== raven ==
## sig_16_hw
module sig_16_hw #(parameter K=16,DWIDTH=32,EXPONENT_WIDTH=8, BIAS=8'd127)(input [DWIDTH-1:0] x_in,input clk,start,rst,output reg valid, output [DWIDTH-1:0] y_out);
Size in the first run: ~220 flip-flops, about 68 I/O pins, roughly 15,000 um2 of cells after synthesis.
clock: 11.4 ns
lec_check: 0
cap_margin: 20
cell_pad_in_sites_detail_placement: 1
core_aspect_ratio: 0.81
core_margin: 8
core_utilization: 35
cts_cluster_diameter: 52
gpl_routability_driven: 0
gpl_timing_driven: 1
max_routing_layer: met4
place_density_lb_addon: 0.09
slew_margin: 20
tns_end_percent: 35
run.sh (not shown) runs the stock make flow with config.mk's settings and CLKGATE_MAP_FILE=.
Input-level comparison between garnet and raven:
Settings: removing GPL_ROUTABILITY_DRIVEN (formerly 0); changing CORE_MARGIN from 8 to 2; changing CORE_UTILIZATION from 35 to 72; removing CELL_PAD_IN_SITES_DETAIL_PLACEMENT (formerly 1); removing CORE_ASPECT_RATIO (formerly 0.81); removing TNS_END_PERCENT (formerly 35); setting ABC_AREA to 1 for the first time; removing MAX_ROUTING_LAYER (formerly met4); removing CTS_CLUSTER_DIAMETER (formerly 52); removing GPL_TIMING_DRIVEN (formerly 1); removing PLACE_DENSITY_LB_ADDON (formerly 0.09); setting PLACE_DENSITY to 0.35 for the first time; changing the clock period (ns, I/O delays scaled along) from 11.4 to 4.77.
## What came out
- Every stage of garnet finished as expected; the final checks, on the other hand, flagged setup timing, which means the layout fails.
- The flow did not stop early for raven: all stages ran, and the layout cleared the timing, design-rule and antenna checks.
- Compared with raven, in garnet global router's overall resource usage went up, worst setup slack moved down, gate count after technology mapping rose 23%, final cycle utilization of the critical path +53 points.
Inputs modified between garnet and maple:
Settings: CORE_UTILIZATION changed from 72 to 40; PLACE_DENSITY changed from 0.35 to 0.6; ABC_AREA removed (was 1); SETUP_SLACK_MARGIN newly set to -0.7; the clock period (ns, I/O delays scaled along) changed from 4.77 to 7.91.
Findings:
- maple completed; timing, DRC and antenna clean
- In maple the synthesized cell count turned out 437 lower than in garnet.
- Between maple and garnet, it is maple whose power dissipated in the clock network is lower, by about 37%.
- NOTE: first-iteration DRC count in maple falls short of that of garnet
Here is what was changed in the inputs of amber compared with maple.
Settings: an added ABC_AREA of 1; a deleted SETUP_SLACK_MARGIN that had been -0.7; a change of CORE_UTILIZATION from 40 to 72; a change of PLACE_DENSITY from 0.6 to 0.66; a change of the clock period (ns, I/O delays scaled along) from 7.91 to 5.27.
[summary]
Taking maple as the reference point, the xor/xnor share of the synthesized area of amber falls by 1.5 points. The final report for amber shows a completed flow and a layout that fails verification, specifically setup timing. | power per standard cell area | amber vs maple | 51% higher |. Relative to maple, sequential share of layout area decreased by 2.4 points in amber. The first element of the critical path comes out subtractor_neg_2nd.b_exp[4] in one run and subtractor_neg_2nd.b_exp[1] in the other, namely in amber and maple respectively. Diff maple -> amber: synthesized cell count saw an increase; global-route wire length before repair moved down.


Starting RTL as in the previous note.
clock: 6.87 ns
lec_check: 0
cap_margin: 20
cell_pad_in_sites_detail_placement: 0
core_margin: 2
core_utilization: 68
gpl_routability_driven: 0
gpl_timing_driven: 1
max_routing_layer: met4
place_density_lb_addon: 0.02
setup_slack_margin: 0.1
slew_margin: 20
tns_end_percent: 50
==> next run, changes <==
Settings changed: ABC_AREA set to 1, CAP_MARGIN 20 to 0, CTS_CLUSTER_DIAMETER set to 189, PLACE_DENSITY set to 0.35, PLACE_DENSITY_LB_ADDON 0.02 to unset, SETUP_SLACK_MARGIN 0.1 to 0.73.
Clock period 6.87 ns to 5.43 ns, I/O delays scaled along.
After rerunning: Now the flow completed and failed the layout checks on setup timing; wire length increases by 16%; sequential power increases by 31%; final area increases by about 13%; global-route usage decreases by 0.28 points.
==> next run, changes <==
Settings changed: ABC_AREA 1 to unset, CAP_MARGIN 0 to 20, CELL_PAD_IN_SITES_DETAIL_PLACEMENT 0 to unset, CORE_UTILIZATION 68 to 40, CTS_CLUSTER_DIAMETER 189 to unset, GPL_ROUTABILITY_DRIVEN 0 to unset, GPL_TIMING_DRIVEN 1 to unset, MAX_ROUTING_LAYER met4 to unset, PLACE_DENSITY 0.35 to 0.6, SETUP_SLACK_MARGIN 0.73 to unset, TNS_END_PERCENT 50 to unset.
Clock period 5.43 ns to 10.0 ns, I/O delays scaled along.
=>
- This time the run produced a clean layout
- routed wire length goes down by about 11%
- die size goes up by 67%
- final area goes down by 9.2%
- critical path depth goes down by 14
- combinational power goes down by about 60%
- via count goes down by 19%
- sequential cell count stays the same
- power goes down by 48%
- sequential share of layout area goes up by 2.8 points
==> next run, changes <==
Settings changed: ABC_AREA set to 1, CORE_UTILIZATION 40 to 66, CTS_CLUSTER_DIAMETER set to 228.
Clock period 10.0 ns to 5.01 ns, I/O delays scaled along.
Effect: The new run finished with setup timing left; wire length goes up by about 20%; clock skew stays flat; power grows by about 110%; final cell count goes up by about 18%; sequential power rose by about 110%; cell area grows by about 12%; count of clock-buffer cells in the layout went up by 1; die size decreases by about 40%.
==> next run, changes <==
Settings changed: CORE_UTILIZATION 66 to 62, CTS_CLUSTER_DIAMETER 228 to unset, SETUP_SLACK_MARGIN set to 0.47.
Clock period 5.01 ns to 4.4 ns, I/O delays scaled along.
After rerunning:
- The changed run ran to the end with violations: setup timing
- flip-flop count does not change
- wire length hardly moves
- via count fell slightly
- sequential share of layout area fell by 1.3 points
- power rose by roughly a tenth
- final cell count rose by a few percent
- fmax rose by a few percent
- combinational power rose by roughly a tenth
- clock power rose by roughly a tenth
- register-to-register slack gets worse by 0.27 ns
- clock skew rose by 0.019 ns
==> next run, changes <==
Settings changed: ABC_AREA 1 to unset, CORE_UTILIZATION 62 to 72, CTS_CLUSTER_SIZE set to 14, PLACE_DENSITY 0.6 to unset, PLACE_DENSITY_LB_ADDON set to 0.2, SETUP_SLACK_MARGIN 0.47 to 1.87.
Clock period 4.4 ns to 7.38 ns, I/O delays scaled along.
This time the run produced a clean layout.
Setup slack gains 2.4 ns.
Synthesized area fell by 0.44%.
Via count goes down by 5.6%.
Worst hold slack improved by 0.033 ns.
Final cell count drops by 24%.
Power figures rest on the tool's default switching activity, not on a simulated workload.
